// fpmultiplier
module fpmultiplier (output logic [31:0] product, output logic ready,
		input logic [31:0] a, input logic clock, nreset);
Size in the first run: ~2600 cells after synthesis, ~25000 um^2 of cells after synthesis.
make LEC_CHECK=0 CAP_MARGIN=15 CORE_MARGIN=7 CORE_UTILIZATION=32 CTS_CLUSTER_DIAMETER=104 GPL_TIMING_DRIVEN=1 HOLD_SLACK_MARGIN=0.06 MAX_ROUTING_LAYER=met4 MIN_ROUTING_LAYER=met2 PLACE_DENSITY_LB_ADDON=0.22 SLEW_MARGIN=15 finish   # period 8.34 ns
run.sh (not shown) runs the stock make flow with config.mk's settings and CLKGATE_MAP_FILE=.
The first run completed with no timing, DRC or antenna violations.
Next try:
- CAP_MARGIN: 15 -> 20
- CORE_MARGIN: 7 -> 2
- CORE_UTILIZATION: 32 -> 64
- CTS_CLUSTER_DIAMETER: 104 -> not set
- GPL_TIMING_DRIVEN: 1 -> not set
- HOLD_SLACK_MARGIN: 0.06 -> not set
- MAX_ROUTING_LAYER: met4 -> not set
- MIN_ROUTING_LAYER: met2 -> not set
- PLACE_DENSITY: not set -> 0.6
- PLACE_DENSITY_LB_ADDON: 0.22 -> not set
- SLEW_MARGIN: 15 -> 20
- clock period: 8.34 -> 5.93 ns (I/O delays scaled with it)
After rerunning:
- Now the flow finished but failed the layout checks on negative setup slack
- register-to-register slack gets worse by 1.3 ns
- synthesized cell count is unchanged
- sequential cell count is unchanged
- setup slack gets worse by 1.3 ns
Next try:
- ABC_AREA: not set -> 1
- CORE_UTILIZATION: 64 -> 40
- GPL_TIMING_DRIVEN: not set -> 0
- clock period: 5.93 -> 9.37 ns (I/O delays scaled with it)
This time the run finished clean.
Sequential power came out lower by 37%.
Worst setup slack gets better by 2.3 ns.
Routed wire length came out higher by 18%.
First-iteration DRC count came out higher by about 45%.
Next try:
- ABC_AREA: 1 -> 0
- CORE_ASPECT_RATIO: not set -> 1.02
- CORE_MARGIN: 2 -> 9
- CTS_CLUSTER_SIZE: not set -> 72
- PLACE_DENSITY: 0.6 -> 0.47
- SETUP_SLACK_MARGIN: not set -> 1.93
- SLEW_MARGIN: 20 -> 0
Effect: Clock skew decreases by 0.0049 ns; final area barely changes; hold slack got worse by 0.013 ns; area after synthesis decreases by a few percent; count of clock-buffer cells in the layout does not change; register-to-register slack improved by 0.64 ns; critical path depth stays the same; power decreases by a few percent; non-clock buffer count increases by 57; via count decreases by roughly a tenth; final cell count decreases by about a fifth.
Next try:
- ABC_AREA: 0 -> not set
- CORE_ASPECT_RATIO: 1.02 -> not set
- CORE_MARGIN: 9 -> 2
- CORE_UTILIZATION: 40 -> 29
- CTS_CLUSTER_SIZE: 72 -> not set
- GPL_TIMING_DRIVEN: 0 -> not set
- PLACE_DENSITY: 0.47 -> 0.6
- SETUP_SLACK_MARGIN: 1.93 -> not set
- SLEW_MARGIN: 0 -> 20
- clock period: 9.37 -> 8.27 ns (I/O delays scaled with it)
=> Die size is higher by 23%; area after synthesis is unchanged; synthesized cell count does not change; sequential power went up by 13%; first-iteration DRC count falls by about 20%; final area is lower by about 3%; fmax is lower by about 4.3%; clock skew grows by 0.012 ns; worst setup slack is worse by 1.4 ns; register-to-register slack loses 1.4 ns.
Next try:
- ABC_AREA: not set -> 1
- CORE_UTILIZATION: 29 -> 72
- clock period: 8.27 -> 3.59 ns (I/O delays scaled with it)
The changed run aborted during global routing (5_1_grt) with GRT-0232.
Area after synthesis goes up by 5.1%.
Synthesized cell count goes up by 27%.
Die area goes down by 57%.

* * *

Setup of violet:
Starting RTL as in the previous note.
Settings: LEC_CHECK=0, CAP_MARGIN=20, CORE_MARGIN=2, CORE_UTILIZATION=54, CTS_CLUSTER_DIAMETER=396, CTS_CLUSTER_SIZE=98, GPL_ROUTABILITY_DRIVEN=0, PLACE_DENSITY=0.6, SLEW_MARGIN=20, TNS_END_PERCENT=15; clock period 9.0 ns.
Input changes introduced in pepper (baseline for comparison: violet):
# violet
export LEC_CHECK = 0
export CAP_MARGIN = 20
export CORE_MARGIN = 2
export CORE_UTILIZATION = 54
export CTS_CLUSTER_DIAMETER = 396
export CTS_CLUSTER_SIZE = 98
export GPL_ROUTABILITY_DRIVEN = 0
export PLACE_DENSITY = 0.6
export SLEW_MARGIN = 20
export TNS_END_PERCENT = 15
create_clock -name core_clock -period 9.0 [get_ports {clock}]
# pepper
export LEC_CHECK = 0
export ABC_AREA = 1
export CAP_MARGIN = 20
export CORE_MARGIN = 2
export CORE_UTILIZATION = 32
export CTS_CLUSTER_DIAMETER = 222
export CTS_CLUSTER_SIZE = 98
export GPL_ROUTABILITY_DRIVEN = 0
export PLACE_DENSITY = 0.6
export SLEW_MARGIN = 20
export TNS_END_PERCENT = 15
create_clock -name core_clock -period 9.0 [get_ports {clock}]
Results
- Against violet as the reference, pepper delivers a lower fraction of met3 tracks used by global routing.
- Going from violet to pepper, total of plain and repair buffers excluding clock buffers went down by about 13%, maximum number of pins on one net before global-route repair went down by 1, fraction of the core area occupied by cells at floorplan -22 points.
### pepper -> sierra
# pepper
export LEC_CHECK = 0
export ABC_AREA = 1
export CAP_MARGIN = 20
export CORE_MARGIN = 2
export CORE_UTILIZATION = 32
export CTS_CLUSTER_DIAMETER = 222
export CTS_CLUSTER_SIZE = 98
export GPL_ROUTABILITY_DRIVEN = 0
export PLACE_DENSITY = 0.6
export SLEW_MARGIN = 20
export TNS_END_PERCENT = 15
create_clock -name core_clock -period 9.0 [get_ports {clock}]
# sierra
export LEC_CHECK = 0
export ABC_AREA = 1
export CAP_MARGIN = 20
export CORE_MARGIN = 2
export CORE_UTILIZATION = 72
export PLACE_DENSITY = 0.6
export SLEW_MARGIN = 20
create_clock -name core_clock -period 7.86 [get_ports {clock}]
Notes after the runs:
The global-route met2 utilization number comes out higher for sierra vs pepper. Cmp sierra and pepper / number of cells traversed by the worst register-to-register path / lower: sierra. Diff pepper -> sierra: routed length on met2 moved up, part of the cycle the worst path needs now larger, setup slack now sits lower, worst hold slack after final layout closely matched the old numbers.
#### Input delta (yarrow over sierra)
# sierra
export LEC_CHECK = 0
export ABC_AREA = 1
export CAP_MARGIN = 20
export CORE_MARGIN = 2
export CORE_UTILIZATION = 72
export PLACE_DENSITY = 0.6
export SLEW_MARGIN = 20
create_clock -name core_clock -period 7.86 [get_ports {clock}]
# yarrow
export LEC_CHECK = 0
export CAP_MARGIN = 20
export CORE_MARGIN = 2
export CORE_UTILIZATION = 40
export PLACE_DENSITY = 0.6
export SLEW_MARGIN = 20
create_clock -name core_clock -period 8.27 [get_ports {clock}]
## What came out
Mux share of post-synthesis cell area was lower in the run labelled sierra.
When the final numbers for sierra and yarrow were put side by side, the wire length on met2 turned out to be smaller in yarrow.
yarrow ends up with a global placer's final weighted congestion that is 0.060 lower than in sierra.
Delta (yarrow minus sierra): cell count after synthesis went down 695, largest incremental delay on the critical path shrank by 0.08 ns.
Looking only at global routing met2 resource utilization, and setting everything else aside, the higher value of sierra and yarrow goes to sierra.
Yosys chip area, sierra and yarrow: smaller value in yarrow
Delta (yarrow minus sierra): worst setup margin went up 0.30 ns; part of the power in combinational logic held.
No activity file was given, so power comes from the tool's default toggle rates.
